File: flow/design.v
module SelectionSort_custom_SIMD_instruction (clk, reset, 
	in_v, rd, vrd1, vrd2, 
		in_data, in_vdata1, in_vdata2, 
	out_v, out_rd, out_vrd1, out_vrd2, 
		out_data, out_vdata1, out_vdata2);
	input clk, reset;
	input in_v;
	input [4:0] rd;
	input [2:0] vrd1, vrd2;			
	input [32-1:0] in_data;
	input [256-1:0] in_vdata1, in_vdata2;	
	output out_v;
	output [4:0] out_rd;
	output [2:0] out_vrd1, out_vrd2;	
	output  [32-1:0] out_data;
	output [256-1:0] out_vdata1, out_vdata2;
	reg [13-1:0] valid_sr;
	reg [5*13-1:0] rd_sr; 
	reg [3*13-1:0] vrd1_sr, vrd2_sr;
	always @(posedge clk) begin
		if (reset) begin
			valid_sr<=0; rd_sr<=0; vrd1_sr<=0; vrd2_sr<=0;
		end else begin
			valid_sr<= (valid_sr<<1)|in_v;			
			  rd_sr <= (   rd_sr<<5)| rd;
			vrd1_sr <= ( vrd1_sr<<3)|vrd1; 
			vrd2_sr <= ( vrd2_sr<<3)|vrd2;
		end
	end
	assign out_v   =valid_sr[  13-1];
	assign out_rd  =   rd_sr[5*13-1-:5];
	assign out_vrd1= vrd1_sr[3*13-1-:3]; 
	assign out_vrd2= vrd2_sr[3*13-1-:3];
	wire [255:0] in_valid, out_valid;
	assign in_valid = in_v ? in_vdata1 : 0;
	assign out_vdata1 = out_v ? out_valid : 0;
	SelectionSort selection_sort(.clock(clk), .in(in_valid), .out(out_valid));
	assign out_data = 0;
	assign out_vdata2 = 0;
endmodule  
module SelectionSort
(
  input wire clock,
  input wire [255:0] in,
  output wire [255:0] out
);
  wire [31:0] in_array [7:0];
  wire [31:0] out_array [7:0];
  wire [31:0] intermediate [95:0];
  genvar i;
  for (i=0; i<8; i=i+1) begin
    assign in_array[i] = in[((i+1)*32)-1 -: 32];
  end
  genvar j;
  for (j=0; j<8; j=j+1) begin
    assign out[((j+1)*32)-1 -: 32] = out_array[j];
  end
  CAS_unit cas0_1(clock, in_array[0], in_array[1], intermediate[0], intermediate[1]);
  SR_module nopx_1(clock, in_array[2], intermediate[2]);
  SR_module nopx_2(clock, in_array[3], intermediate[3]);
  SR_module nopx_3(clock, in_array[4], intermediate[4]);
  SR_module nopx_4(clock, in_array[5], intermediate[5]);
  SR_module nopx_5(clock, in_array[6], intermediate[6]);
  SR_module nopx_6(clock, in_array[7], intermediate[7]);
  CAS_unit cas0_2(clock, intermediate[0], intermediate[2], intermediate[8], intermediate[10]);
  SR_module nopx_7(clock, intermediate[1], intermediate[9]);
  SR_module nopx_8(clock, intermediate[3], intermediate[11]);
  SR_module nopx_9(clock, intermediate[4], intermediate[12]);
  SR_module nopx_10(clock, intermediate[5], intermediate[13]);
  SR_module nopx_11(clock, intermediate[6], intermediate[14]);
  SR_module nopx_12(clock, intermediate[7], intermediate[15]);
  CAS_unit cas0_3(clock, intermediate[8], intermediate[11], intermediate[16], intermediate[19]);
  CAS_unit cas4(clock, intermediate[9], intermediate[10], intermediate[17], intermediate[18]);
  SR_module nopx_13(clock, intermediate[12], intermediate[20]);
  SR_module nopx_14(clock, intermediate[13], intermediate[21]);
  SR_module nopx_15(clock, intermediate[14], intermediate[22]);
  SR_module nopx_16(clock, intermediate[15], intermediate[23]);
  CAS_unit cas0_4(clock, intermediate[16], intermediate[20], intermediate[24], intermediate[28]);
  CAS_unit cas6(clock, intermediate[17], intermediate[19], intermediate[25], intermediate[27]);
  SR_module nop17(clock, intermediate[18], intermediate[26]);
  SR_module nop18(clock, intermediate[21], intermediate[29]);
  SR_module nop19(clock, intermediate[22], intermediate[30]);
  SR_module nop20(clock, intermediate[23], intermediate[31]);
  CAS_unit cas0_5(clock, intermediate[24], intermediate[29], intermediate[32], intermediate[37]);
  CAS_unit cas8(clock, intermediate[25], intermediate[28], intermediate[33], intermediate[36]);
  CAS_unit cas9(clock, intermediate[26], intermediate[27], intermediate[34], intermediate[35]);
  SR_module nop21(clock, intermediate[30], intermediate[38]);
  SR_module nop22(clock, intermediate[31], intermediate[39]);
  CAS_unit cas0_6(clock, intermediate[32], intermediate[38], intermediate[40], intermediate[46]);
  CAS_unit cas11(clock, intermediate[33], intermediate[37], intermediate[41], intermediate[45]);
  CAS_unit cas12(clock, intermediate[34], intermediate[36], intermediate[42], intermediate[44]);
  SR_module nop23(clock, intermediate[35], intermediate[43]);
  SR_module nop24(clock, intermediate[39], intermediate[47]);
  CAS_unit cas0_7(clock, intermediate[40], intermediate[47], intermediate[48], intermediate[55]);
  CAS_unit cas14(clock, intermediate[41], intermediate[46], intermediate[49], intermediate[54]);
  CAS_unit cas15(clock, intermediate[42], intermediate[45], intermediate[50], intermediate[53]);
  CAS_unit cas16(clock, intermediate[43], intermediate[44], intermediate[51], intermediate[52]);
  SR_module nop0_1(clock, intermediate[48], intermediate[56]);
  CAS_unit cas17(clock, intermediate[49], intermediate[55], intermediate[57], intermediate[63]);
  CAS_unit cas18(clock, intermediate[50], intermediate[54], intermediate[58], intermediate[62]);
  CAS_unit cas19(clock, intermediate[51], intermediate[53], intermediate[59], intermediate[61]);
  SR_module nop26(clock, intermediate[52], intermediate[60]);
  SR_module nop0_2(clock, intermediate[56], intermediate[64]);
  SR_module nop28(clock, intermediate[57], intermediate[65]);
  CAS_unit cas20(clock, intermediate[58], intermediate[63], intermediate[66], intermediate[71]);
  CAS_unit cas21(clock, intermediate[59], intermediate[62], intermediate[67], intermediate[70]);
  CAS_unit cas22(clock, intermediate[60], intermediate[61], intermediate[68], intermediate[69]);
  SR_module nop0_3(clock, intermediate[64], intermediate[72]);
  SR_module nop30(clock, intermediate[65], intermediate[73]);
  SR_module nop31(clock, intermediate[66], intermediate[74]);
  CAS_unit cas23(clock, intermediate[67], intermediate[71], intermediate[75], intermediate[79]);
  CAS_unit cas24(clock, intermediate[68], intermediate[70], intermediate[76], intermediate[78]);
  SR_module nop32(clock, intermediate[69], intermediate[77]);
  SR_module nop0_4(clock, intermediate[72], intermediate[80]);
  SR_module nop34(clock, intermediate[73], intermediate[81]);
  SR_module nop35(clock, intermediate[74], intermediate[82]);
  SR_module nop36(clock, intermediate[75], intermediate[83]);
  CAS_unit cas25(clock, intermediate[76], intermediate[79], intermediate[84], intermediate[87]);
  CAS_unit cas26(clock, intermediate[77], intermediate[78], intermediate[85], intermediate[86]);
  SR_module nop0_5(clock, intermediate[80], intermediate[88]);
  SR_module nop38(clock, intermediate[81], intermediate[89]);
  SR_module nop39(clock, intermediate[82], intermediate[90]);
  SR_module nop40(clock, intermediate[83], intermediate[91]);
  SR_module nop41(clock, intermediate[84], intermediate[92]);
  CAS_unit cas27(clock, intermediate[85], intermediate[87], intermediate[93], intermediate[95]);
  SR_module nop42(clock, intermediate[86], intermediate[94]);
  SR_module nop0_6(clock, intermediate[88], out_array[0]);
  SR_module nop44(clock, intermediate[89], out_array[1]);
  SR_module nop45(clock, intermediate[90], out_array[2]);
  SR_module nop46(clock, intermediate[91], out_array[3]);
  SR_module nop47(clock, intermediate[92], out_array[4]);
  SR_module nop48(clock, intermediate[93], out_array[5]);
  CAS_unit cas28(clock, intermediate[94], intermediate[95], out_array[6], out_array[7]);
endmodule
module CAS_unit(clk, inA, inB, outA, outB);
	input clk;
	input [31:0] inA;
	input [31:0] inB;
	output reg [31:0] outA;
	output reg [31:0] outB;
	always @(posedge clk) begin
		if (inA<inB) begin
			outA<=inA; outB<=inB;
		end else begin
			outB<=inA; outA<=inB;
		end
	end
endmodule  
module SR_module(clk, din, dout);
	input clk;
	input      [31:0] din;
	output reg [31:0] dout;
	always @(posedge clk) dout<=din;
endmodule  
File: flow/run.sh
#!/bin/bash
# the make line also repeats each setting of config.mk as NAME=value (left out here)
make -C /OpenROAD-flow-scripts/flow DESIGN_CONFIG=/design/flow/config.mk WORK_HOME=/design/flow/orfs CLKGATE_MAP_FILE= finish
File: flow/config.mk
export PLATFORM = sky130hd
export DESIGN_NAME = SelectionSort_custom_SIMD_instruction
export DESIGN_NICKNAME = SelectionSort_custom_SIMD_instruction
export VERILOG_FILES = /design/flow/design.v
export SDC_FILE = /design/flow/constraint.sdc
export NUM_CORES = 4
export LEC_CHECK = 0
export CAP_MARGIN = 20
export CELL_PAD_IN_SITES_GLOBAL_PLACEMENT = 1
export CORE_ASPECT_RATIO = 0.52
export CORE_MARGIN = 7
export CORE_UTILIZATION = 43
export SLEW_MARGIN = 10
File: flow/constraint.sdc
create_clock -name core_clock -period 4.5 [get_ports {clk}]
set_input_delay 0.9000 -clock core_clock [delete_from_list [all_inputs] [get_ports {clk}]]
set_output_delay 0.9000 -clock core_clock [all_outputs]
set_load 0.01 [all_outputs]
==> reports/results.tsv, run 1 <==
metric	value	unit
critPathArrivalTime	3150	ps
simple_gate_area_share	6.11	%
die_y	394	µm
power	114	mW
p_comb	37.6	mW
holdCritStartpoint	selection_sort.nopx_2.dout[17]	
required	3600	ps
yosys_cells	9544	
wl	292000	µm
initial_core_util	43.2	%
slowest_stage	dfxtp_4	
min-delay-path-class	register to register	
pwr.group.clock	28.8	mW
ys_top_cells_by_count	dfxtp_1 (3,484), mux2_2 (1,611), inv_1 (873), ha_1 (868), and2_1 (448)	
ys_chip_area	119000	µm²
rsz0062_at_grt	false	
slowest_delay	850	ps
finalSetupTns	0	ps
finClkSkew	55.0	ps
synth_adder_area_share	9.11	%
tool_warnings	318	
timing.slew.headroom	20.5	%
synth_cell_types	56	
postCtsSetupBuffers	0	
die_x	744	µm
endpoint_kind	output port	
yosys-top-cells-area	dfxtp_1 (59%), mux2_2 (15%), ha_1 (9.1%), inv_1 (2.7%), and2_1 (2.4%)	
pwr-share-comb	32.9	%
first_global_vias	67500	
fin_crit_sh	90.0	%
rr_worst_depth	10	
yosys_warnings	4	
avgSynthCellArea	12.5	µm²
post-route-min-period	4050	ps
criticalPathCategory	register to output port	
status	finished clean	
crit_path_end	out_vdata1[65]	
cts_tree	done	
vias	65300	
crit_cells	3	
critPathLaunchType	register	
firstDrtPassIters	5	
cts_made_buffers	312	
clkLatencyLatePin	870	ps
area_growth	16.3	%
synth-edff-count	0	
cp.buffers_inverters	2	
grt_max_degree	124	
synthCells	9544	
yosys.area_share.xor_xnor	0	%
synth-main-ff-cell	dfxtp_1	
final_nets	11600	
finalInstanceArea	139000	µm²
antenna_found_initial	22	
pin_count	1114	
r2r_start	selection_sort.nop21.dout[27]	
power.switching	37.4	mW
finalSetupViolCount	0	
p_int	77.0	mW
worst_r2r_endpoint	selection_sort.cas0_6.outA[1]	
hold_violations	0	
max_freq	247	MHz
holdPathStages	0	
async_flop_share	0	%
cts.sinks	3484	
ant_nets	0	
top_cell	dfxtp_1	
grt_usage	19.3	%
clk_pin_slew_worst_paths	70	ps
cts-root-buf	clkbuf_16	
placed_area	127000	µm²
core-area	276000	µm²
hpwl	226000	µm
yosys.stat.seqShare	58.5	%
seq_power	48.0	mW
via_per_inst	4.62	
pwr-share-clk	25.1	%
powerDensity	825	nW/µm²
chipArea	293000	µm²
maxSlewViolCount	0	
ir_worst_vdd	0.000575	V
rows	139	
maxPowerGroup	registers	
crit_start	valid_sr[12]	
wire_per_inst	20.6	µm
synthTopLogicFamily	multiplexers	
hold_buffers	0	
drc	0	
r2r_slack	590	ps
min_to	selection_sort.nopx_8.dout[17]	
seq_power_share	42.0	%
yosys.area_share.aoi	3.55	%
drt_iter0_drc	3410	
port-buffer-count	537	
leakagePower	60.5	nW
grt_pass1_wl	432000	µm
critPathTopFamily	buffers and inverters	
top_area_share	58.5	%
cp_cell_sequence	buf_12, and2_1, clkdlybuf4s50_1	
tightestPinTransition	1180	ps
cts_resized	0	
htreeDepth	5	
netSwitchingFraction	32.7	%
cts_max_path_buffers	4	
grt_remaining_overflow	0	
maxCapViolations	0	
synth_top_cell_by_area	dfxtp_1	
syn_area	119000	µm²
numSynthFlops	3484	
gp_congestion	0.822	
synth.mux.area_fraction	16.9	%
path_max_fanout	123	
-- metrics by stage --
step / hold WS (ps) / setup slack, ps / cells / util, %
floorplan: 310 / 1010 / 9831 / -
CTS: 311 / 340 / 14100 / 50.2
detailed placement: 312 / 375 / 13600 / 46.2
global route: 315 / 301 / 14100 / 50.2
global placement: 310 / 426 / 13600 / 46.2
finish: 303 / 449 / 14100 / 50.2
-- area by class of cell --
class | count | area, µm²
Antenna cell | 6 | 15.0
Clock buffer | 408 | 8810
Clock inverter | 147 | 2330
Fill cell | 23900 | 137000
Inverter | 873 | 3280
Multi-Input combinational cell | 4931 | 43600
Sequential cell | 3484 | 69800
Tap cell | 3666 | 4590
Timing Repair Buffer | 617 | 6210
-- per-layer routing --
layer / share of wire [%] / track usage (%)
met4: 1.6 / 3.35
met2: 39 / 27.4
met5: 0.0038 / 0
met1: 54 / 30.7
met3: 4.5 / 3.17
==> run 2, diff against run 1 <==
CAP_MARGIN = 35   (was 20)
CELL_PAD_IN_SITES_GLOBAL_PLACEMENT = not set   (was 1)
CORE_ASPECT_RATIO = 0.95   (was 0.52)
CORE_MARGIN = 2   (was 7)
CORE_UTILIZATION = 69   (was 43)
CTS_CLUSTER_DIAMETER = 26   (was not set)
CTS_CLUSTER_SIZE = 57   (was not set)
GPL_ROUTABILITY_DRIVEN = 1   (was not set)
HOLD_SLACK_MARGIN = 0.23   (was not set)
SLEW_MARGIN = 20   (was 10)
TNS_END_PERCENT = 85   (was not set)
clock period = 2.8 ns   (was 4.5 ns; I/O delays follow)
==> reports/results.tsv, run 2 <==
metric	value	unit	change
rsz0062_at_grt	true		was false
grt_usage	38.8	%	was 19.3%
cts_max_path_buffers	4		unchanged
post-route-min-period	4140	ps	
yosys.area_share.xor_xnor	0	%	unchanged
synthTopLogicFamily	multiplexers		unchanged
cp.buffers_inverters	2		unchanged
pwr-share-clk	32.8	%	was 25.1%
grt_remaining_overflow	0		unchanged
leakagePower	69.4	nW	was 60.5 nW
pwr-share-comb	33.0	%	was 32.9%
holdPathStages	2		was 0
first_global_vias	83100		was 67,500
die_y	409	µm	was 394 µm
wl	418000	µm	was 292,000 µm
numSynthFlops	3484		unchanged
cp_cell_sequence	ha_1, nand4_1, nor4_1, buf_4, a221oi_1, a21oi_1, nor3_4, buf_12, mux2_2		was buf_12, and2_1, clkdlybuf4s50_1
simple_gate_area_share	6.11	%	unchanged
worst_r2r_endpoint	selection_sort.cas4.outA[28]		was selection_sort.cas0_6.outA[1]
crit_cells	9		was 3
grt_pass1_wl	516000	µm	was 432,000 µm
pre_cts_ws	-473	ps	was 375 ps
area_growth	28.7	%	was 16.3%
via_per_inst	6.06		was 4.62
hold_ws	226	ps	was 303 ps
p_int	152	mW	was 77.0 mW
tightestPinTransition	1120	ps	was 1180 ps
r2r_slack	-1340	ps	was 590 ps
pin_count	1114		unchanged
top_area_share	58.5	%	unchanged
initial_core_util	69.5	%	was 43.2%
maxCapViolations	0		unchanged
avgSynthCellArea	12.5	µm²	unchanged
clk_pin_slew_worst_paths	70	ps	about the same
power.switching	79.9	mW	was 37.4 mW
finalSetupTns	-563490	ps	was 0 ps
grt_max_degree	117		was 124
ant_nets	0		unchanged
drt_iter0_drc	8281		was 3,410
status	failed layout checks		was finished clean
tool_warnings	326		was 318
htreeDepth	6		was 5
yosys.stat.seqShare	58.5	%	unchanged
synth_adder_area_share	9.11	%	unchanged
grt_use_met2	68.2	%	was 27.4%
die_x	430	µm	was 744 µm
finalSetupViolCount	1816		was 0
netSwitchingFraction	34.4	%	was 32.7%
port-buffer-count	537		unchanged
yosys_warnings	4		unchanged
fin_ws	-1340	ps	was 449 ps
hold_violations	0		unchanged
synth-main-ff-cell	dfxtp_1		unchanged
ir_worst_vdd	0.00104	V	was 0.000575 V
top_usage_layer	met2		was met1
use_met3	7.48	%	was 3.17%
powerDensity	1520	nW/µm²	was 825 nW/µm²
holdCritStartpoint	in_vdata1[127]		was selection_sort.nopx_2.dout[17]
timing.slew.headroom	25.3	%	was 20.5%
syn_area	119000	µm²	unchanged
cts_tree	done		unchanged
critPathLaunchType	register		unchanged
maxPowerGroup	registers		unchanged
ys_top_cells_by_count	dfxtp_1 (3,484), mux2_2 (1,611), inv_1 (873), ha_1 (868), and2_1 (448)		unchanged
ys_chip_area	119000	µm²	unchanged
gp_congestion	0.936		was 0.822
firstDrtPassIters	9		was 5
rows	148		was 139
critPathTopFamily	AND-OR/OR-AND gates		was buffers and inverters
top_cell	dfxtp_1		unchanged
vias	83800		was 65,300
seq_power	79.5	mW	was 48.0 mW
endpoint_kind	register		was output port
wire_per_inst	30.2	µm	was 20.6 µm
r2r_start	selection_sort.nopx_7.dout[28]		was selection_sort.nop21.dout[27]
cts_made_buffers	586		was 312
yosys-top-cells-area	dfxtp_1 (59%), mux2_2 (15%), ha_1 (9.1%), inv_1 (2.7%), and2_1 (2.4%)		unchanged
clkLatencyLatePin	1020	ps	was 870 ps
drc	0		unchanged
synth.mux.area_fraction	16.9	%	unchanged
core-area	171000	µm²	was 276,000 µm²
so_faults	negative setup slack		
async_flop_share	0	%	unchanged
min-delay-path-class	primary input to register		was register to register
p_comb	76.8	mW	was 37.6 mW
cts-root-buf	clkbuf_16		unchanged
max_freq	242	MHz	
critPathArrivalTime	4950	ps	was 3150 ps
slowest_delay	940	ps	was 850 ps
synth-edff-count	0		unchanged
fin_crit_sh	148	%	was 90.0%
gr-usage-met1	43.4	%	was 30.7%
chipArea	176000	µm²	was 293,000 µm²
slowest_stage	a221oi_1		was dfxtp_4
yosys_cells	9544		unchanged
power	232	mW	was 114 mW
yosys.area_share.aoi	3.55	%	unchanged
maxSlewViolCount	0		unchanged
crit_start	selection_sort.nopx_7.dout[28]		was valid_sr[12]
hpwl	206000	µm	was 226,000 µm
finClkSkew	86.1	ps	was 55.0 ps
antenna_found_initial	36		was 22
final_nets	12500		was 11,600
path_max_fanout	24		was 123
seq_power_share	34.2	%	was 42.0%
min_to	selection_sort.nopx_2.dout[31]		was selection_sort.nopx_8.dout[17]
cts.sinks	3484		unchanged
required	3610	ps	was 3600 ps
pwr.group.clock	76.1	mW	was 28.8 mW
criticalPathCategory	register to register		was register to output port
rr_worst_depth	9		was 10
synth_top_cell_by_area	dfxtp_1		unchanged
synth_cell_types	56		unchanged
synthCells	9544		unchanged
crit_path_end	selection_sort.cas4.outA[28]		was out_vdata1[65]
-- run 2: timing repair --
item / CTS / global route
pin swaps: 0 / 37
setup endpoints to repair: 1458 / 1993
gates cloned: 4 / 17
gates resized: 161 / 368
hold endpoints to repair: 291 / 1
hold buffers: 191 / 1
buffers inserted: 6 / 40
-- run 2: layout make-up --
cell class,count,area [µm²]
Fill cell,6323,18100
Multi-Input combinational cell,4931,44500
Inverter,873,3280
Timing Repair Buffer,1218,12300
Clock inverter,344,4330
Sequential cell,3484,69900
Tap cell,2250,2820
Antenna cell,26,65.1
Clock buffer,704,16200
-- run 2: through the flow --
| stage | instance area (µm²) | cells | util (%) |
|---|---|---|---|
| floorplan | 120000 | 9831 | - |
| global placement | 129000 | 12500 | 75.1 |
| detailed placement | 129000 | 12500 | 75.1 |
| CTS | 151000 | 13700 | 88.3 |
| global route | 153000 | 13800 | 89.4 |
| finish | 153000 | 13800 | 89.4 |
-- run 2: layer usage --
metal,vias up,share of wire [%]
li1,34900,-
met1,39800,34
met2,6155,46
met3,2796,9.2
met4,52,11
met5,-,0.085
==> run 3, diff against run 2 <==
ABC_AREA = 1   (was not set)
CAP_MARGIN = 20   (was 35)
CORE_ASPECT_RATIO = not set   (was 0.95)
CORE_UTILIZATION = 72   (was 69)
CTS_CLUSTER_DIAMETER = not set   (was 26)
CTS_CLUSTER_SIZE = not set   (was 57)
GPL_ROUTABILITY_DRIVEN = not set   (was 1)
HOLD_SLACK_MARGIN = not set   (was 0.23)
SETUP_SLACK_MARGIN = 0.57   (was not set)
TNS_END_PERCENT = not set   (was 85)
clock period = 1.96 ns   (was 2.8 ns; I/O delays follow)
==> reports/results.tsv, run 3 <==
metric	value	unit	change
cts_made_buffers	330		was 586
synthTopLogicFamily	simple AND/OR/NAND/NOR gates		was multiplexers
gp_congestion	1.01		was 0.936
numSynthFlops	3484		unchanged
cts-root-buf	clkbuf_16		unchanged
top_area_share	55.4	%	was 58.5%
pin_count	1114		unchanged
yosys.area_share.xor_xnor	0	%	unchanged
grt_usage	74.1	%	
cts_max_path_buffers	4		unchanged
yosys-top-cells-area	dfxtp_1 (55%), nand2_1 (14%), ha_1 (8.6%), nand3_1 (7.2%), inv_1 (5.0%)		was dfxtp_1 (59%), mux2_2 (15%), ha_1 (9.1%), inv_1 (2.7%), and2_1 (2.4%)
core-area	174000	µm²	was 171,000 µm²
synth_cell_types	34		was 56
synth.mux.area_fraction	0	%	was 16.9%
yosys_cells	14600		was 9,544
synth_top_cell_by_area	dfxtp_1		unchanged
cts.sinks	3484		unchanged
ys_chip_area	126000	µm²	was 119,000 µm²
synth-edff-count	0		unchanged
synth-main-ff-cell	dfxtp_1		unchanged
ys_top_cells_by_count	nand2_1 (4,742), dfxtp_1 (3,484), nand3_1 (1,818), inv_1 (1,677), ha_1 (868)		was dfxtp_1 (3,484), mux2_2 (1,611), inv_1 (873), ha_1 (868), and2_1 (448)
async_flop_share	0	%	unchanged
port-buffer-count	537		unchanged
htreeDepth	5		was 6
top_cell	nand2_1		was dfxtp_1
status	stopped before the end		was failed layout checks
die_y	422	µm	was 409 µm
yosys.stat.seqShare	55.4	%	was 58.5%
syn_area	126000	µm²	was 119,000 µm²
synthCells	14600		was 9,544
simple_gate_area_share	23.3	%	was 6.11%
first-error	[ERROR GRT-0232] Routing congestion too high. Check the congestion heatmap in the GUI.		
grt_remaining_overflow	655		
yosys_warnings	4		unchanged
chipArea	178000	µm²	was 176,000 µm²
yosys.area_share.aoi	2.64	%	was 3.55%
die_x	422	µm	was 430 µm
synth_adder_area_share	8.63	%	was 9.11%
haltStage	global routing		
initial_core_util	72.4	%	was 69.5%
hpwl	273000	µm	was 206,000 µm
avgSynthCellArea	8.59	µm²	was 12.5 µm²
rows	153		was 148
numPlacedInstances	18400		was 12,500
-- run 3: stage by stage --
stage | worst slack, ps | cell area [µm²]
2_1_floorplan | -219 | 128000
3_3_place_gp | -554 | 143000
3_5_place_dp | -580 | 143000
4_1_cts | -1030 | 156000
-- run 3: repair_timing --
action                                  4_1_cts
pin swaps                                     0
resized                                     477
endpoints found under the hold margin       185
endpoints found under the setup margin     2060
buffers inserted                             28
hold buffers                                146
gates cloned                                  8
-- run 3: routing by layer --
metal  global-route usage [%]  overflow
met5                     31.7         4
met4                     74.2       206
met3                     56.8        68
met2                     92.8       317
met1                     73.0        60
==> run 4, diff against run 3 <==
ABC_AREA = 0   (was 1)
CAP_MARGIN = 25   (was 20)
CORE_UTILIZATION = 29   (was 72)
CTS_CLUSTER_DIAMETER = 278   (was not set)
GPL_TIMING_DRIVEN = 0   (was not set)
PLACE_DENSITY = 0.72   (was not set)
SETUP_SLACK_MARGIN = 0.67   (was 0.57)
clock period = 2.63 ns   (was 1.96 ns; I/O delays follow)
==> reports/results.tsv, run 4 <==
metric	value	unit	change
status	failed layout checks		was stopped before the end
so_faults	negative setup slack		
post-route-min-period	3020	ps	
grt_remaining_overflow	0		
wl	333000	µm	
min-delay-path-class	primary input to register		
ir_worst_vdd	0.000796	V	
pwr-share-comb	42.3	%	
synth-edff-count	0		unchanged
numSynthFlops	3484		unchanged
crit_path_end	out_vdata1[163]		
synth_adder_area_share	9.11	%	was 8.63%
cts_max_path_buffers	4		unchanged
cp.buffers_inverters	6		
fin_cells	16800		
port-buffer-count	535		was 537
cts.sinks	3484		unchanged
cp_cell_sequence	buf_12, clkbuf_16, buf_16, clkbuf_16, buf_12, and2_4, buf_6		
yosys_warnings	4		unchanged
critPathArrivalTime	2490	ps	
fin_ws	-391	ps	
worst_r2r_endpoint	selection_sort.cas0_2.outA[20]		
fillers	38300		
tool_warnings	318		
clk_pin_slew_worst_paths	60	ps	
antenna_found_initial	42		
path_max_fanout	7		
synthCells	9544		was 14,600
powerDensity	1480	nW/µm²	
grt_pass1_wl	452000	µm	
crit_cells	7		
p_comb	98.6	mW	
critPathLaunchType	register		
finalSetupTns	-225130	ps	
vias	71100		
ant_nets	0		
hold_violations	0		
yosys_cells	9544		was 14,600
yosys.stat.seqShare	58.5	%	was 55.4%
async_flop_share	0	%	unchanged
r2r_start	selection_sort.nopx_1.dout[25]		
cts_made_buffers	347		was 330
fin_crit_sh	115	%	
top_cell	dfxtp_1		was nand2_1
min_to	selection_sort.cas0_1.outB[14]		
seq_power	83.4	mW	
leakagePower	71.0	nW	
final_nets	12500		
grt_usage	14.7	%	
initial_core_util	29.1	%	was 72.4%
rr_worst_depth	9		
chipArea	416000	µm²	was 178,000 µm²
top_area_share	58.5	%	was 55.4%
criticalPathCategory	register to output port		
cts-root-buf	clkbuf_16		unchanged
max_freq	331	MHz	
placed_area	135000	µm²	was 143,000 µm²
required	2100	ps	
pwr.group.clock	51.1	mW	
via_per_inst	4.22		
rsz0062_at_grt	true		
core-area	409000	µm²	was 174,000 µm²
gp_congestion	0.904		was 1.01
p_int	156	mW	
drc	0		
synth_top_cell_by_area	dfxtp_1		unchanged
pwr-share-clk	21.9	%	
synth_cell_types	56		was 34
pin_count	1114		unchanged
grt_max_degree	17		
r2r_slack	-340	ps	
die_x	645	µm	was 422 µm
die_y	645	µm	was 422 µm
slowest_delay	330	ps	
first_global_vias	67800		
netSwitchingFraction	33.0	%	
power.switching	76.9	mW	
yosys.area_share.xor_xnor	0	%	unchanged
maxSlewViolCount	0		
finClkSkew	123	ps	
clkLatencyLatePin	1000	ps	
hpwl	254000	µm	was 273,000 µm
yosys.area_share.aoi	3.55	%	was 2.64%
syn_area	119000	µm²	was 126,000 µm²
rows	235		was 153
synthTopLogicFamily	multiplexers		was simple AND/OR/NAND/NOR gates
maxPowerGroup	combinational cells		
drt_iter0_drc	4162		
tightestPinTransition	1050	ps	
synth-main-ff-cell	dfxtp_1		unchanged
firstDrtPassIters	6		
finalSetupViolCount	1451		
ys_top_cells_by_count	dfxtp_1 (3,484), mux2_2 (1,611), inv_1 (873), ha_1 (868), and2_1 (448)		was nand2_1 (4,742), dfxtp_1 (3,484), nand3_1 (1,818), inv_1 (1,677), ha_1 (868)
timing.slew.headroom	30.3	%	
holdCritStartpoint	in_vdata1[14]		
critPathTopFamily	buffers and inverters		
maxCapViolations	0		
yosys-top-cells-area	dfxtp_1 (59%), mux2_2 (15%), ha_1 (9.1%), inv_1 (2.7%), and2_1 (2.4%)		was dfxtp_1 (55%), nand2_1 (14%), ha_1 (8.6%), nand3_1 (7.2%), inv_1 (5.0%)
seq_power_share	35.8	%	
numPlacedInstances	15800		was 18,400
avgSynthCellArea	12.5	µm²	was 8.59 µm²
ys_chip_area	119000	µm²	was 126,000 µm²
crit_start	valid_sr[12]		
htreeDepth	5		unchanged
holdPathStages	3		
wire_per_inst	19.8	µm	
slowest_stage	dfxtp_2		
cts_tree	done		
area_growth	32.3	%	
simple_gate_area_share	6.11	%	was 23.3%
synth.mux.area_fraction	16.9	%	was 0%
endpoint_kind	output port		
finalInstanceArea	158000	µm²	
run 4: what timing repair did:
action | CTS | global route
endpoints found under the setup margin | 2060 | 2060
setup buffers | 44 | 192
pin swaps | 13 | 160
hold buffers | 1 | 12
endpoints found under the hold margin | 13 | 16
gates cloned | 17 | 113
resized | 1339 | 1685
run 4: layer usage:
layer  vias to the layer above  global-route usage [%]  routed length [µm]  share of wire [%]
li1                      34700                       -                   -                  -
met1                     34100                    19.7              150000                 45
met2                      1785                    24.6              156000                 47
met3                       539                    2.20               15500                4.7
met4                        16                    4.15               11500                3.4
met5                         -                       0                  90              0.027
run 4: area by class of cell:
cell class	count	area, µm²	area share [%]
inverters	873	3300	2.09
well taps	5451	6820	4.32
plain buffers	543	5360	3.40
clock inverters	170	2280	1.44
multi-input cells	4934	49500	31.4
clock buffers	455	9770	6.20
flip-flops and latches	3484	70200	44.5
repair buffers	913	10500	6.66
diodes	16	40.0	0.0254
run 4: through the flow:
step	setup WS, ps	utilization, %	power, mW	hold slack [ps]
2_1_floorplan	-42.6	-	132	310
3_3_place_gp	-2170	32.9	155	310
3_5_place_dp	-1410	32.9	156	312
4_1_cts	-491	36.1	209	20.3
5_1_grt	-480	38.5	243	1.75
6_report	-391	38.5	233	8.58
==> run 5, diff against run 4 <==
ABC_AREA = not set   (was 0)
CAP_MARGIN = 20   (was 25)
CORE_UTILIZATION = 72   (was 29)
CTS_CLUSTER_DIAMETER = not set   (was 278)
CTS_CLUSTER_SIZE = 35   (was not set)
GPL_TIMING_DRIVEN = not set   (was 0)
PLACE_DENSITY = not set   (was 0.72)
SETUP_SLACK_MARGIN = -0.13   (was 0.67)
clock period = 2.79 ns   (was 2.63 ns; I/O delays follow)
==> reports/results.tsv, run 5 <==
metric	value	unit	change
ys_chip_area	119000	µm²	unchanged
yosys-top-cells-area	dfxtp_1 (59%), mux2_2 (15%), ha_1 (9.1%), inv_1 (2.7%), and2_1 (2.4%)		unchanged
synthCells	9544		unchanged
drc	0		unchanged
yosys.stat.seqShare	58.5	%	unchanged
grt_pass1_wl	470000	µm	was 452,000 µm
wire_per_inst	26.8	µm	was 19.8 µm
avgSynthCellArea	12.5	µm²	unchanged
hold_buffers	0		was 1
top_area_share	58.5	%	unchanged
slowest_delay	510	ps	was 330 ps
ant_nets	0		unchanged
wl	352000	µm	was 333,000 µm
crit_path_end	selection_sort.cas0_6.outA[17]		was out_vdata1[163]
min-delay-path-class	primary input to register		unchanged
crit_cells	10		was 7
maxCapViolations	0		unchanged
pwr-share-comb	38.8	%	was 42.3%
clkLatencyLatePin	1010	ps	was 1000 ps
synth-edff-count	0		unchanged
fin_cells	13100		was 16,800
critPathArrivalTime	4090	ps	was 2490 ps
synthTopLogicFamily	multiplexers		unchanged
yosys.area_share.aoi	3.55	%	unchanged
cts-root-buf	clkbuf_16		unchanged
synth_cell_types	56		unchanged
finalSetupViolCount	1588		was 1,451
leakagePower	65.1	nW	was 71.0 nW
die_x	411	µm	was 645 µm
cts_tree	done		unchanged
simple_gate_area_share	6.11	%	unchanged
pwr.group.clock	45.9	mW	was 51.1 mW
first_global_vias	77300		was 67,800
numPlacedInstances	12400		was 15,800
cts_max_path_buffers	4		unchanged
grt_usage	36.9	%	was 14.7%
p_comb	79.3	mW	was 98.6 mW
grt_max_degree	129		was 17
yosys_cells	9544		unchanged
fin_crit_sh	117	%	was 115%
gp_congestion	0.965		was 0.904
port-buffer-count	537		was 535
maxPowerGroup	combinational cells		unchanged
max_freq	307	MHz	
synth_adder_area_share	9.11	%	unchanged
pwr-share-clk	22.5	%	was 21.9%
pre_cts_ws	-656	ps	was -1410 ps
seq_power_share	38.7	%	was 35.8%
path_max_fanout	16		was 7
powerDensity	1430	nW/µm²	was 1480 nW/µm²
ir_worst_vdd	0.00130	V	was 0.000796 V
timing.slew.headroom	29.6	%	was 30.3%
rows	149		was 235
netSwitchingFraction	34.7	%	was 33.0%
firstDrtPassIters	8		was 6
synth-main-ff-cell	dfxtp_1		unchanged
r2r_start	selection_sort.nop21.dout[17]		was selection_sort.nopx_1.dout[25]
tightestPinTransition	1060	ps	was 1050 ps
drt_iter0_drc	5699		was 4,162
seq_power	79.0	mW	was 83.4 mW
syn_area	119000	µm²	unchanged
required	3620	ps	was 2100 ps
synth_top_cell_by_area	dfxtp_1		unchanged
antenna_found_initial	32		was 42
finClkSkew	115	ps	was 123 ps
so_faults	negative setup slack		unchanged
pin_count	1114		unchanged
top_cell	dfxtp_1		unchanged
rr_worst_depth	10		was 9
slowest_stage	a221oi_4		was dfxtp_2
power.switching	70.8	mW	was 76.9 mW
numSynthFlops	3484		unchanged
chipArea	169000	µm²	was 416,000 µm²
cp_cell_sequence	inv_1, ha_1, a21oi_1, o21ai_1, a221oi_4, a21oi_4, nor3_4, buf_12, buf_16, mux2_2		was buf_12, clkbuf_16, buf_16, clkbuf_16, buf_12, and2_4, buf_6
initial_core_util	72.4	%	was 29.1%
hpwl	212000	µm	was 254,000 µm
holdPathStages	4		was 3
status	failed layout checks		unchanged
worst_r2r_endpoint	selection_sort.cas0_6.outA[17]		was selection_sort.cas0_2.outA[20]
hold_violations	0		unchanged
r2r_slack	-460	ps	was -340 ps
grt_remaining_overflow	0		unchanged
ys_top_cells_by_count	dfxtp_1 (3,484), mux2_2 (1,611), inv_1 (873), ha_1 (868), and2_1 (448)		unchanged
synth.mux.area_fraction	16.9	%	unchanged
rsz0062_at_grt	true		unchanged
tool_warnings	323		was 318
critPathTopFamily	AND-OR/OR-AND gates		was buffers and inverters
critPathLaunchType	register		unchanged
cts.sinks	3484		unchanged
cp.buffers_inverters	3		was 6
area_growth	19.6	%	was 32.3%
core-area	165000	µm²	was 409,000 µm²
maxSlewViolCount	0		unchanged
htreeDepth	5		unchanged
hold_ws	56.3	ps	was 8.58 ps
async_flop_share	0	%	unchanged
final_nets	12100		was 12,500
clk_pin_slew_worst_paths	80	ps	was 60 ps
final_util	86.6	%	was 38.5%
yosys_warnings	4		unchanged
yosys.area_share.xor_xnor	0	%	unchanged
p_int	133	mW	was 156 mW
vias	76000		was 71,100
post-route-min-period	3250	ps	
criticalPathCategory	register to register		was register to output port
endpoint_kind	register		was output port
holdCritStartpoint	in_v		was in_vdata1[14]
crit_start	selection_sort.nop21.dout[17]		was valid_sr[12]
die_y	411	µm	was 645 µm
min_to	selection_sort.cas0_1.outB[23]		was selection_sort.cas0_1.outB[14]
via_per_inst	5.79		was 4.22
cts_made_buffers	330		was 347
fin_ws	-463	ps	was -391 ps
run 5: repair_timing:
item                       4_1_cts  5_1_grt
pin swaps                        2       74
cloned                           2       51
buffers inserted                 3       73
setup endpoints to repair      660     1443
gates resized                  145      394
run 5: layout make-up:
cell class              instances  area, µm²
clock inverters               125       1510
clock buffers                 448       9400
inverters                     873       3280
flip-flops and latches       3484      69800
repair buffers               1051      11000
fillers                      7183      22000
multi-input cells            4931      44700
diodes                         13       32.5
well taps                    2189       2740
run 5: per-layer routing:
metal | vias to the layer above | GRT usage [%] | share of wire (%)
li1 | 33800 | - | -
met1 | 36900 | 41.5 | 36
met2 | 3778 | 66.5 | 50
met3 | 1442 | 6.33 | 6.4
met4 | 28 | 20.1 | 8.0
met5 | - | 0 | 0.051
run 5: metrics by stage:
step / instance area (µm²) / TNS (ps) / power (mW)
after CTS: 139000 / -147380 / 190
final: 143000 / -235730 / 204
after detailed placement: 129000 / -98470 / 142
after global routing: 143000 / -335740 / 210
after floorplan: 120000 / -6940 / 119
after global placement: 129000 / -65350 / 139
==> run 6, diff against run 5 <==
ABC_AREA = 1   (was not set)
CORE_UTILIZATION = 70   (was 72)
CTS_CLUSTER_DIAMETER = 206   (was not set)
CTS_CLUSTER_SIZE = 17   (was 35)
SETUP_SLACK_MARGIN = 0.53   (was -0.13)
clock period = 3.2 ns   (was 2.79 ns; I/O delays follow)
==> reports/results.tsv, run 6 <==
metric	value	unit	change
htreeDepth	4		was 5
cp_cell_sequence	inv_1, ha_1, nand4_1, a21oi_1, nor2_1, nand2_1, nand2_2, nand2_2, buf_12, nand2_1, nand2_1		was inv_1, ha_1, a21oi_1, o21ai_1, a221oi_4, a21oi_4, nor3_4, buf_12, buf_16, mux2_2
via_per_inst	5.68		was 5.79
top_cell	nand2_1		was dfxtp_1
post-route-min-period	3330	ps	was 3250 ps
clk_pin_slew_worst_paths	70	ps	was 80 ps
cts.sinks	3484		unchanged
crit_start	selection_sort.cas25.outB[12]		was selection_sort.nop21.dout[17]
powerDensity	1070	nW/µm²	was 1430 nW/µm²
synthCells	14600		was 9,544
ant_nets	0		unchanged
yosys_cells	14600		was 9,544
max_freq	300	MHz	was 307 MHz
grt_remaining_overflow	0		unchanged
criticalPathCategory	register to register		unchanged
ir_worst_vdd	0.000799	V	was 0.00130 V
synth_adder_area_share	8.63	%	was 9.11%
final_util	77.6	%	was 86.6%
seq_power_share	45.2	%	was 38.7%
numSynthFlops	3484		unchanged
ys_top_cells_by_count	nand2_1 (4,742), dfxtp_1 (3,484), nand3_1 (1,818), inv_1 (1,677), ha_1 (868)		was dfxtp_1 (3,484), mux2_2 (1,611), inv_1 (873), ha_1 (868), and2_1 (448)
critPathTopFamily	simple AND/OR/NAND/NOR gates		was AND-OR/OR-AND gates
top_area_share	55.4	%	was 58.5%
pwr.group.clock	26.9	mW	was 45.9 mW
slowest_stage	dfxtp_1		was a221oi_4
synth-main-ff-cell	dfxtp_1		unchanged
worst_r2r_endpoint	selection_sort.cas27.outB[8]		was selection_sort.cas0_6.outA[17]
combGateArea	45400	µm²	was 44,700 µm²
synth-edff-count	0		unchanged
yosys_warnings	4		unchanged
yosys.area_share.aoi	2.64	%	was 3.55%
pwr-share-comb	36.5	%	was 38.8%
pin_count	1114		unchanged
crit_path_end	selection_sort.cas27.outB[8]		was selection_sort.cas0_6.outA[17]
die_y	428	µm	was 411 µm
firstDrtPassIters	10		was 8
gp_congestion	0.991		was 0.965
holdCritStartpoint	reset		was in_v
path_max_fanout	40		was 16
async_flop_share	0	%	unchanged
holdPathStages	2		was 4
min_to	vrd2_sr[0]		was selection_sort.cas0_1.outB[23]
timing.slew.headroom	32.4	%	was 29.6%
hold_ws	163	ps	was 56.3 ps
required	4020	ps	was 3620 ps
maxCapViolations	0		unchanged
area_growth	10.1	%	was 19.6%
power.switching	62.7	mW	was 70.8 mW
final_nets	16400		was 12,100
so_faults	negative setup slack		unchanged
grt_pass1_wl	530000	µm	was 470,000 µm
critPathLaunchType	register		unchanged
finalInstanceArea	139000	µm²	was 143,000 µm²
syn_area	126000	µm²	was 119,000 µm²
hpwl	250000	µm	was 212,000 µm
crit_cells	11		was 10
fin_ws	-128	ps	was -463 ps
endpoint_kind	register		unchanged
cts_made_buffers	222		was 330
rows	155		was 149
yosys.stat.seqShare	55.4	%	was 58.5%
maxSlewViolCount	0		unchanged
pwr-share-clk	18.2	%	was 22.5%
p_int	84.9	mW	was 133 mW
avgSynthCellArea	8.59	µm²	was 12.5 µm²
fin_cells	17400		was 13,100
cts-root-buf	clkbuf_16		unchanged
wire_per_inst	21.4	µm	was 26.8 µm
chipArea	183000	µm²	was 169,000 µm²
rr_worst_depth	11		was 10
die_x	428	µm	was 411 µm
maxPowerGroup	registers		was combinational cells
ys_chip_area	126000	µm²	was 119,000 µm²
min-delay-path-class	primary input to register		unchanged
synth_cell_types	34		was 56
crit_top_cell	nand2_1		
drc	0		unchanged
finClkSkew	68.1	ps	was 115 ps
cts_max_path_buffers	3		was 4
finalSetupViolCount	3		was 1,588
fin_crit_sh	104	%	was 117%
leakagePower	72.2	nW	was 65.1 nW
simple_gate_area_share	23.3	%	was 6.11%
hold_violations	0		unchanged
placed_area	131000	µm²	was 129,000 µm²
vias	98500		was 76,000
initial_core_util	70.4	%	was 72.4%
netSwitchingFraction	42.5	%	was 34.7%
grt_usage	37.3	%	was 36.9%
r2r_slack	-130	ps	was -460 ps
pre_cts_ws	139	ps	was -656 ps
grt_max_degree	176		was 129
port-buffer-count	537		unchanged
synth.mux.area_fraction	0	%	was 16.9%
yosys.area_share.xor_xnor	0	%	unchanged
tool_warnings	322		was 323
r2r_start	selection_sort.cas25.outB[12]		was selection_sort.nop21.dout[17]
status	failed layout checks		unchanged
hold_buffers	0		unchanged
fillers	11000		was 7,183
synth_top_cell_by_area	dfxtp_1		unchanged
finalSetupTns	-195	ps	was -235,730 ps
p_comb	53.9	mW	was 79.3 mW
antenna_found_initial	28		was 32
numPlacedInstances	17000		was 12,400
tightestPinTransition	1010	ps	was 1060 ps
power	148	mW	was 204 mW
wl	371000	µm	was 352,000 µm
synthTopLogicFamily	simple AND/OR/NAND/NOR gates		was multiplexers
rsz0062_at_grt	true		unchanged
ff_latch_area	69800	µm²	about the same
critPathArrivalTime	4150	ps	was 4090 ps
cts_tree	done		unchanged
drt_iter0_drc	11500		was 5,699
first_global_vias	93100		was 77,300
cp.buffers_inverters	2		was 3
clkLatencyLatePin	940	ps	was 1010 ps
yosys-top-cells-area	dfxtp_1 (55%), nand2_1 (14%), ha_1 (8.6%), nand3_1 (7.2%), inv_1 (5.0%)		was dfxtp_1 (59%), mux2_2 (15%), ha_1 (9.1%), inv_1 (2.7%), and2_1 (2.4%)
seq_power	66.8	mW	was 79.0 mW
slowest_delay	650	ps	was 510 ps
core-area	179000	µm²	was 165,000 µm²
-- run 6: what timing repair did --
| action | CTS | global route |
|---|---|---|
| resized | 126 | 771 |
| gates cloned | 7 | 18 |
| setup buffers | 15 | 46 |
| endpoints found under the setup margin | 360 | 1108 |
-- run 6: layout make-up --
type	instances	share of cell area, %
Sequential cell	3484	50.3
Multi-Input combinational cell	8841	32.8
Timing Repair Buffer	747	5.88
Inverter	1677	4.55
Clock buffer	224	4.02
Tap cell	2355	2.13
Clock inverter	15	0.283
Antenna cell	9	0.0163
-- run 6: routing by layer --
| metal | global-route usage, % | vias to the layer above | wire length (µm) |
|---|---|---|---|
| met2 | 62.1 | 5822 | 171000 |
| met3 | 6.16 | 1645 | 32700 |
| met5 | 0 | - | 193 |
| met4 | 22.0 | 22 | 28300 |
| li1 | - | 45500 | - |
| met1 | 45.6 | 45600 | 139000 |
==> run 7, diff against run 6 <==
CELL_PAD_IN_SITES_DETAIL_PLACEMENT = 2   (was not set)
CELL_PAD_IN_SITES_GLOBAL_PLACEMENT = 0   (was not set)
CORE_ASPECT_RATIO = 0.52   (was not set)
CORE_UTILIZATION = 15   (was 70)
CTS_CLUSTER_DIAMETER = not set   (was 206)
CTS_CLUSTER_SIZE = 56   (was 17)
GPL_ROUTABILITY_DRIVEN = 0   (was not set)
GPL_TIMING_DRIVEN = 1   (was not set)
HOLD_SLACK_MARGIN = 0.13   (was not set)
MAX_ROUTING_LAYER = met4   (was not set)
MIN_ROUTING_LAYER = met2   (was not set)
SETUP_SLACK_MARGIN = not set   (was 0.53)
SLEW_MARGIN = 15   (was 20)
TNS_END_PERCENT = 30   (was not set)
clock period = 4.5 ns   (was 3.2 ns; I/O delays follow)
==> reports/results.tsv, run 7 <==
metric	value	unit	change
top_cell	nand2_1		unchanged
yosys_cells	14600		unchanged
yosys-top-cells-area	dfxtp_1 (55%), nand2_1 (14%), ha_1 (8.6%), nand3_1 (7.2%), inv_1 (5.0%)		unchanged
synth_top_cell_by_area	dfxtp_1		unchanged
hold_buffers	0		unchanged
cts_max_path_buffers	5		was 3
numPlacedInstances	25700		was 17,000
cts.sinks	3484		unchanged
yosys.stat.seqShare	55.4	%	unchanged
synth.mux.area_fraction	0	%	unchanged
synth-main-ff-cell	dfxtp_1		unchanged
simple_gate_area_share	23.3	%	unchanged
pin_count	1114		unchanged
ys_chip_area	126000	µm²	unchanged
chipArea	847000	µm²	was 183,000 µm²
grt_usage	26.2	%	
rows	242		was 155
htreeDepth	5		was 4
port-buffer-count	537		unchanged
synth_adder_area_share	8.63	%	unchanged
cts_resized	0		was 126
synthTopLogicFamily	simple AND/OR/NAND/NOR gates		unchanged
core-area	836000	µm²	was 179,000 µm²
hpwl	465000	µm	was 250,000 µm
initial_core_util	15.1	%	was 70.4%
top_area_share	55.4	%	unchanged
yosys.area_share.aoi	2.64	%	unchanged
ys_top_cells_by_count	nand2_1 (4,742), dfxtp_1 (3,484), nand3_1 (1,818), inv_1 (1,677), ha_1 (868)		unchanged
synth_cell_types	34		unchanged
async_flop_share	0	%	unchanged
haltStage	global routing		
postCtsSetupBuffers	0		was 15
die_y	664	µm	was 428 µm
syn_area	126000	µm²	unchanged
cts-root-buf	clkbuf_16		unchanged
cts_made_buffers	351		was 222
numSynthFlops	3484		unchanged
avgSynthCellArea	8.59	µm²	unchanged
status	stopped before the end		was failed layout checks
synthCells	14600		unchanged
yosys.area_share.xor_xnor	0	%	unchanged
die_x	1270	µm	was 428 µm
grt_remaining_overflow	14		
first-error	[ERROR GRT-0116] Global routing finished with congestion. Check the congestion regions in the DRC Viewer.		
yosys_warnings	4		unchanged
synth-edff-count	0		unchanged
run 7: metrics by stage:
| step | total power, mW | hold slack [ps] | area [µm²] | setup WS (ps) |
|---|---|---|---|---|
| after floorplan | 71.2 | 310 | 127000 | 1550 |
| after global placement | 84.6 | 314 | 141000 | 987 |
| after detailed placement | 92.6 | 313 | 141000 | 603 |
| after CTS | 128 | 176 | 153000 | 210 |
run 7: metal layers:
metal  track usage, %  GRT overflow
met1                -             -
met4             15.7             4
met5                -             -
met3             31.7             8
met2             26.8             2
==> run 8, diff against run 7 <==
ABC_AREA = not set   (was 1)
CELL_PAD_IN_SITES_DETAIL_PLACEMENT = not set   (was 2)
CELL_PAD_IN_SITES_GLOBAL_PLACEMENT = not set   (was 0)
CORE_ASPECT_RATIO = not set   (was 0.52)
CORE_UTILIZATION = 70   (was 15)
CTS_CLUSTER_SIZE = 35   (was 56)
GPL_ROUTABILITY_DRIVEN = not set   (was 0)
GPL_TIMING_DRIVEN = not set   (was 1)
HOLD_SLACK_MARGIN = not set   (was 0.13)
MAX_ROUTING_LAYER = not set   (was met4)
MIN_ROUTING_LAYER = not set   (was met2)
SETUP_SLACK_MARGIN = 0.82   (was not set)
SLEW_MARGIN = 20   (was 15)
TNS_END_PERCENT = not set   (was 30)
clock period = 3.64 ns   (was 4.5 ns; I/O delays follow)
==> reports/results.tsv, run 8 <==
metric	value	unit	change
maxSlewViolCount	0		
chipArea	174000	µm²	was 847,000 µm²
yosys-top-cells-area	dfxtp_1 (59%), mux2_2 (15%), ha_1 (9.1%), inv_1 (2.7%), and2_1 (2.4%)		was dfxtp_1 (55%), nand2_1 (14%), ha_1 (8.6%), nand3_1 (7.2%), inv_1 (5.0%)
synth-main-ff-cell	dfxtp_1		unchanged
syn_area	119000	µm²	was 126,000 µm²
worst_r2r_endpoint	selection_sort.cas21.outB[24]		
htreeDepth	5		unchanged
cp.buffers_inverters	3		
gp_congestion	0.923		
combGateArea	46600	µm²	
timing.slew.headroom	37.7	%	
maxCapViolations	0		
endpoint_kind	output port		
synthCells	9544		was 14,600
min_to	selection_sort.cas0_1.outB[1]		
pwr.group.clock	35.7	mW	
rows	151		was 242
grt_usage	31.7	%	
p_int	106	mW	
post-route-min-period	3290	ps	
hold_buffers	0		unchanged
ant_nets	0		
holdPathStages	3		
yosys.stat.seqShare	58.5	%	was 55.4%
numSynthFlops	3484		unchanged
vias	73500		
hpwl	200000	µm	was 465,000 µm
area_growth	20.7	%	
synthTopLogicFamily	multiplexers		was simple AND/OR/NAND/NOR gates
synth_top_cell_by_area	dfxtp_1		unchanged
finalInstanceArea	144000	µm²	
maxPowerGroup	combinational cells		
clkLatencyLatePin	980	ps	
synth-edff-count	0		unchanged
cts.sinks	3484		unchanged
path_max_fanout	12		
wl	334000	µm	
synth_adder_area_share	9.11	%	was 8.63%
first_global_vias	70800		
async_flop_share	0	%	unchanged
wire_per_inst	25.8	µm	
pin_count	1114		unchanged
leakagePower	65.3	nW	
simple_gate_area_share	6.11	%	was 23.3%
pwr-share-comb	40.5	%	
critPathLaunchType	register		
crit_start	valid_sr[12]		
critPathTopFamily	buffers and inverters		
max_freq	304	MHz	
slowest_stage	clkdlybuf4s50_1		
synth_cell_types	56		was 34
die_x	417	µm	was 1270 µm
finalSetupViolCount	0		
critPathArrivalTime	2560	ps	
top_area_share	58.5	%	was 55.4%
cts_made_buffers	332		was 351
clk_pin_slew_worst_paths	70	ps	
rr_worst_depth	10		
via_per_inst	5.68		
ff_latch_area	69900	µm²	
cp_cell_sequence	buf_12, buf_16, and2_1, clkdlybuf4s50_1		
tightestPinTransition	934	ps	
r2r_start	selection_sort.cas18.outB[9]		
yosys.area_share.aoi	3.55	%	was 2.64%
port-buffer-count	537		unchanged
drt_iter0_drc	5094		
netSwitchingFraction	34.6	%	
slowest_delay	580	ps	
criticalPathCategory	register to output port		
fin_ws	352	ps	
crit_path_end	out_vdata1[69]		
grt_pass1_wl	418000	µm	
power.switching	55.9	mW	
final_nets	11900		
required	2910	ps	
yosys_cells	9544		was 14,600
avgSynthCellArea	12.5	µm²	was 8.59 µm²
core-area	169000	µm²	was 836,000 µm²
r2r_slack	410	ps	
finClkSkew	63.5	ps	
ys_chip_area	119000	µm²	was 126,000 µm²
grt_remaining_overflow	0		
p_comb	65.5	mW	
antenna_found_initial	32		
holdCritStartpoint	in_v		
tool_warnings	323		
min-delay-path-class	primary input to register		
yosys_warnings	4		unchanged
firstDrtPassIters	8		
powerDensity	1120	nW/µm²	
pre_cts_ws	187	ps	was 603 ps
hold_violations	0		
pwr-share-clk	22.1	%	
ir_worst_vdd	0.000733	V	
cts-root-buf	clkbuf_16		unchanged
initial_core_util	70.4	%	was 15.1%
placed_area	126000	µm²	was 141,000 µm²
rsz0062_at_grt	true		
drc	0		
top_cell	dfxtp_1		was nand2_1
synth.mux.area_fraction	16.9	%	was 0%
ys_top_cells_by_count	dfxtp_1 (3,484), mux2_2 (1,611), inv_1 (873), ha_1 (868), and2_1 (448)		was nand2_1 (4,742), dfxtp_1 (3,484), nand3_1 (1,818), inv_1 (1,677), ha_1 (868)
status	finished clean		was stopped before the end
fin_crit_sh	90.3	%	
cts_tree	done		
finalSetupTns	0	ps	
fillers	7833		
grt_max_degree	125		
cts_max_path_buffers	4		was 5
seq_power	60.4	mW	
seq_power_share	37.4	%	
yosys.area_share.xor_xnor	0	%	unchanged
crit_cells	4		
die_y	417	µm	was 664 µm
==> run 8: layout make-up <==
class,count,area share (%)
Sequential cell,3484,48.6
Antenna cell,15,0.0261
Inverter,873,2.28
Clock buffer,443,6.52
Clock inverter,130,1.27
Timing Repair Buffer,834,6.96
Tap cell,2218,1.93
Multi-Input combinational cell,4932,32.4
==> run 8: layer usage <==
metal / share of wire, % / up-vias / wire, µm / GRT usage [%]
met5: 0.042 / - / 140 / 0
met1: 37 / 35600 / 125000 / 38.2
met3: 5.7 / 1263 / 19000 / 4.56
li1: - / 33400 / - / -
met2: 49 / 3212 / 163000 / 56.4
met4: 8.0 / 16 / 26600 / 13.9
==> run 8: through the flow <==
| stage | utilization, % | instances | hold WS (ps) | power (mW) |
|---|---|---|---|---|
| floorplan | - | 9831 | 310 | 91.3 |
| global placement | 74.3 | 12100 | 309 | 104 |
| detailed placement | 74.3 | 12100 | 312 | 106 |
| CTS | 81.0 | 12700 | 228 | 142 |
| global route | 84.9 | 12900 | 277 | 166 |
| finish | 84.9 | 12900 | 265 | 162 |
==> run 8: repair_timing <==
action                     4_1_cts  5_1_grt
buffers inserted                 3      100
setup endpoints to repair     1746     1941
gates cloned                     5      111
pin swaps                        0      105
gates resized                   55     1264
==> run 9, diff against run 8 <==
CORE_UTILIZATION = 72   (was 70)
CTS_CLUSTER_DIAMETER = 396   (was not set)
CTS_CLUSTER_SIZE = 14   (was 35)
PLACE_DENSITY = 0.95   (was not set)
SETUP_SLACK_MARGIN = not set   (was 0.82)
TNS_END_PERCENT = 5   (was not set)
clock period = 2.98 ns   (was 3.64 ns; I/O delays follow)
==> reports/results.tsv, run 9 <==
metric	value	unit	change
status	failed layout checks		was finished clean
so_faults	negative setup slack		
pwr-share-clk	19.8	%	was 22.1%
tightestPinTransition	974	ps	was 934 ps
post-route-min-period	3100	ps	
holdCritStartpoint	reset		was in_v
r2r_start	selection_sort.cas18.outB[2]		was selection_sort.cas18.outB[9]
simple_gate_area_share	6.11	%	unchanged
synth_cell_types	56		unchanged
crit_start	selection_sort.cas18.outB[2]		was valid_sr[12]
critPathTopFamily	AND-OR/OR-AND gates		was buffers and inverters
slowest_delay	390	ps	was 580 ps
clkLatencyLatePin	960	ps	was 980 ps
die_y	411	µm	was 417 µm
clk_pin_slew_worst_paths	70	ps	about the same
cts_made_buffers	298		was 332
port-buffer-count	537		unchanged
avgSynthCellArea	12.5	µm²	unchanged
yosys_cells	9544		unchanged
top_area_share	58.5	%	unchanged
p_comb	63.5	mW	was 65.5 mW
p_int	113	mW	was 106 mW
finClkSkew	76.6	ps	was 63.5 ps
via_per_inst	5.66		was 5.68
grt_max_degree	120		was 125
cts.sinks	3484		unchanged
vias	71300		was 73,500
area_growth	14.2	%	was 20.7%
timing.slew.headroom	34.4	%	was 37.7%
powerDensity	1250	nW/µm²	was 1120 nW/µm²
synth_top_cell_by_area	dfxtp_1		unchanged
ys_top_cells_by_count	dfxtp_1 (3,484), mux2_2 (1,611), inv_1 (873), ha_1 (868), and2_1 (448)		unchanged
hpwl	208000	µm	was 200,000 µm
endpoint_kind	register		was output port
synth-main-ff-cell	dfxtp_1		unchanged
ys_chip_area	119000	µm²	unchanged
rr_worst_depth	12		was 10
required	3780	ps	was 2910 ps
placed_area	127000	µm²	was 126,000 µm²
htreeDepth	5		unchanged
path_max_fanout	24		was 12
fillers	8201		was 7,833
maxSlewViolCount	0		unchanged
synth_adder_area_share	9.11	%	unchanged
min_to	vrd2_sr[4]		was selection_sort.cas0_1.outB[1]
netSwitchingFraction	34.0	%	was 34.6%
maxPowerGroup	registers		was combinational cells
fin_ws	-120	ps	was 352 ps
initial_core_util	72.4	%	was 70.4%
core-area	165000	µm²	was 169,000 µm²
grt_remaining_overflow	0		unchanged
cp_cell_sequence	inv_1, ha_1, a211o_1, a31oi_1, nor4_1, o2111ai_1, buf_4, a21oi_1, nor4_4, buf_6, buf_12, mux2_2		was buf_12, buf_16, and2_1, clkdlybuf4s50_1
pwr-share-comb	37.2	%	was 40.5%
synth-edff-count	0		unchanged
cts-root-buf	clkbuf_16		unchanged
die_x	411	µm	was 417 µm
synthTopLogicFamily	multiplexers		unchanged
syn_area	119000	µm²	unchanged
drc	0		unchanged
seq_power_share	43.0	%	was 37.4%
critPathLaunchType	register		unchanged
crit_path_end	selection_sort.cas21.outA[21]		was out_vdata1[69]
firstDrtPassIters	8		unchanged
worst_r2r_endpoint	selection_sort.cas21.outA[21]		was selection_sort.cas21.outB[24]
gp_congestion	0.952		was 0.923
chipArea	169000	µm²	was 174,000 µm²
finalSetupTns	-6420	ps	was 0 ps
min-delay-path-class	primary input to register		unchanged
cts_tree	done		unchanged
tool_warnings	320		was 323
seq_power	73.3	mW	was 60.4 mW
criticalPathCategory	register to register		was register to output port
fin_crit_sh	104	%	was 90.3%
hold_violations	0		unchanged
cts_max_path_buffers	4		unchanged
finalInstanceArea	136000	µm²	was 144,000 µm²
antenna_found_initial	27		was 32
rows	149		was 151
ir_worst_vdd	0.000991	V	was 0.000733 V
r2r_slack	-120	ps	was 410 ps
combGateArea	44000	µm²	was 46,600 µm²
yosys.area_share.xor_xnor	0	%	unchanged
numSynthFlops	3484		unchanged
synth.mux.area_fraction	16.9	%	unchanged
wire_per_inst	24.0	µm	was 25.8 µm
pwr.group.clock	33.7	mW	was 35.7 mW
ff_latch_area	69800	µm²	was 69,900 µm²
yosys-top-cells-area	dfxtp_1 (59%), mux2_2 (15%), ha_1 (9.1%), inv_1 (2.7%), and2_1 (2.4%)		unchanged
ant_nets	0		unchanged
crit_cells	12		was 4
async_flop_share	0	%	unchanged
max_freq	323	MHz	
critPathArrivalTime	3900	ps	was 2560 ps
yosys.area_share.aoi	3.55	%	unchanged
wl	302000	µm	was 334,000 µm
leakagePower	63.2	nW	was 65.3 nW
drt_iter0_drc	5027		was 5,094
grt_usage	33.6	%	was 31.7%
maxCapViolations	0		unchanged
holdPathStages	2		was 3
slowest_stage	mux2_2		was clkdlybuf4s50_1
finalSetupViolCount	192		was 0
grt_pass1_wl	432000	µm	was 418,000 µm
final_nets	11800		was 11,900
rsz0062_at_grt	true		unchanged
synthCells	9544		unchanged
first_global_vias	73600		was 70,800
pin_count	1114		unchanged
yosys.stat.seqShare	58.5	%	unchanged
power.switching	57.9	mW	was 55.9 mW
top_cell	dfxtp_1		unchanged
yosys_warnings	4		unchanged
cp.buffers_inverters	4		was 3
run 9: per-stage QoR:
stage	worst slack, ps	util (%)	hold WS, ps	total power, mW	cells
final	-120	82.6	116	170	12600
after global routing	-154	82.6	107	177	12600
after CTS	-201	81.9	83.5	166	12600
after detailed placement	-396	77.2	312	131	12200
after global placement	-327	77.2	310	128	12200
after floorplan	36.3	-	310	112	9831
run 9: layout make-up:
type	instances	area share [%]
clock buffers	305	5.59
repair buffers	798	6.30
diodes	10	0.0184
multi-input cells	4931	32.3
clock inverters	5	0.0432
inverters	873	2.41
well taps	2189	2.01
flip-flops and latches	3484	51.3
run 9: layer usage:
metal / up-vias / GRT usage, % / routed length, µm
met5: - / 0 / 135
met3: 892 / 5.60 / 17300
met2: 2805 / 58.0 / 147000
met1: 34600 / 40.2 / 118000
met4: 20 / 17.7 / 19900
li1: 33000 / - / -
run 9: repair_timing:
item,CTS,global route
cloned,2,14
setup endpoints to repair,803,1098
pin swaps,1,18
gates resized,158,271
hold buffers,0,0
hold endpoints to repair,0,0
buffers inserted,2,10
==> run 10, diff against run 9 <==
ABC_AREA = 1   (was not set)
CELL_PAD_IN_SITES_GLOBAL_PLACEMENT = 0   (was not set)
CORE_UTILIZATION = 15   (was 72)
CTS_CLUSTER_DIAMETER = not set   (was 396)
CTS_CLUSTER_SIZE = 56   (was 14)
GPL_ROUTABILITY_DRIVEN = 0   (was not set)
GPL_TIMING_DRIVEN = 0   (was not set)
HOLD_SLACK_MARGIN = 0.27   (was not set)
MAX_ROUTING_LAYER = met4   (was not set)
MIN_ROUTING_LAYER = met1   (was not set)
PLACE_DENSITY = not set   (was 0.95)
SLEW_MARGIN = 15   (was 20)
TNS_END_PERCENT = not set   (was 5)
clock period = 4.5 ns   (was 2.98 ns; I/O delays follow)
==> reports/results.tsv, run 10 <==
metric	value	unit	change
status	failed layout checks		unchanged
so_faults	antenna violations		was negative setup slack
slowest_delay	540	ps	was 390 ps
synth_top_cell_by_area	dfxtp_1		unchanged
grt_pass1_wl	611000	µm	was 432,000 µm
pin_count	1114		unchanged
yosys.area_share.aoi	2.64	%	was 3.55%
crit_path_end	out_vdata1[100]		was selection_sort.cas21.outA[21]
syn_area	126000	µm²	was 119,000 µm²
hpwl	355000	µm	was 208,000 µm
ir_worst_vdd	0.000450	V	was 0.000991 V
htreeDepth	5		unchanged
endpoint_kind	output port		was register
leakagePower	75.1	nW	was 63.2 nW
async_flop_share	0	%	unchanged
simple_gate_area_share	23.3	%	was 6.11%
port-buffer-count	535		was 537
required	3600	ps	was 3780 ps
vias	98000		was 71,300
combGateArea	44700	µm²	was 44,000 µm²
critPathLaunchType	register		unchanged
yosys_warnings	4		unchanged
yosys.area_share.xor_xnor	0	%	unchanged
postCtsSetupBuffers	0		was 2
ys_chip_area	126000	µm²	was 119,000 µm²
critPathTopFamily	buffers and inverters		was AND-OR/OR-AND gates
synthTopLogicFamily	simple AND/OR/NAND/NOR gates		was multiplexers
synth-edff-count	0		unchanged
netSwitchingFraction	40.1	%	was 34.0%
maxSlewViolCount	0		unchanged
holdCritStartpoint	selection_sort.cas25.outA[9]		was reset
holdPathStages	0		was 2
synth_cell_types	34		was 56
pwr.group.clock	29.7	mW	was 33.7 mW
cp.buffers_inverters	6		was 4
yosys_cells	14600		was 9,544
drc	0		unchanged
post-route-min-period	4200	ps	
synth.mux.area_fraction	0	%	was 16.9%
p_comb	39.9	mW	was 63.5 mW
r2r_slack	1990	ps	was -120 ps
fin_crit_sh	93.3	%	was 104%
ant_nets	1		was 0
hold_violations	0		unchanged
pwr-share-clk	25.3	%	was 19.8%
rows	336		was 149
max_freq	238	MHz	
finalSetupViolCount	0		was 192
antenna_found_initial	100		was 27
fin_ws	300	ps	was -120 ps
seq_power	47.7	mW	was 73.3 mW
top_cell	nand2_1		was dfxtp_1
powerDensity	741	nW/µm²	was 1250 nW/µm²
cts_max_path_buffers	4		unchanged
top_area_share	55.4	%	was 58.5%
clk_pin_slew_worst_paths	60	ps	was 70 ps
placed_area	146000	µm²	was 127,000 µm²
die_y	920	µm	was 411 µm
die_x	920	µm	was 411 µm
rsz0062_at_grt	true		unchanged
wire_per_inst	15.7	µm	was 24.0 µm
crit_start	valid_sr[12]		was selection_sort.cas18.outB[2]
grt_max_degree	20		was 120
slowest_stage	clkdlybuf4s50_1		was mux2_2
chipArea	846000	µm²	was 169,000 µm²
power	117	mW	was 170 mW
synth_adder_area_share	8.63	%	was 9.11%
critPathArrivalTime	3300	ps	was 3900 ps
grt_usage	9.93	%	was 33.6%
cts-root-buf	clkbuf_16		unchanged
## run 10: layer usage
layer  wire (µm)  share of wire (%)  track usage (%)
met5           0                  0                -
met4       17300                4.0             3.47
met3       31500                7.3             1.53
met2      188000                 44             15.5
met1      191000                 45             13.1
## run 10: area by class of cell
type	count	share of cell area, %
Antenna cell	38	0.0601
Buffer	933	3.95
Clock buffer	456	6.00
Clock inverter	163	1.50
Inverter	1677	3.98
Multi-Input combinational cell	8841	28.2
Sequential cell	3484	44.0
Tap cell	11200	8.81
Timing Repair Buffer	542	3.45
## run 10: through the flow
step / instances / hold slack (ps) / utilization [%] / TNS, ps
3_3_place_gp: 26600 / 311 / 17.5 / -92400
2_1_floorplan: 14900 / 310 / - / 0
5_1_grt: 27300 / 302 / 18.9 / -62.1
4_1_cts: 27300 / 278 / 18.9 / -225
6_report: 27300 / 284 / 18.9 / 0
3_5_place_dp: 26600 / 312 / 17.5 / 0
## run 10: timing repair
item	in CTS	in global routing
resized	25	0
hold buffers	3	0
hold endpoints to repair	12	0
endpoints found under the setup margin	52	3
No activity file was given, so power comes from the tool's default toggle rates.
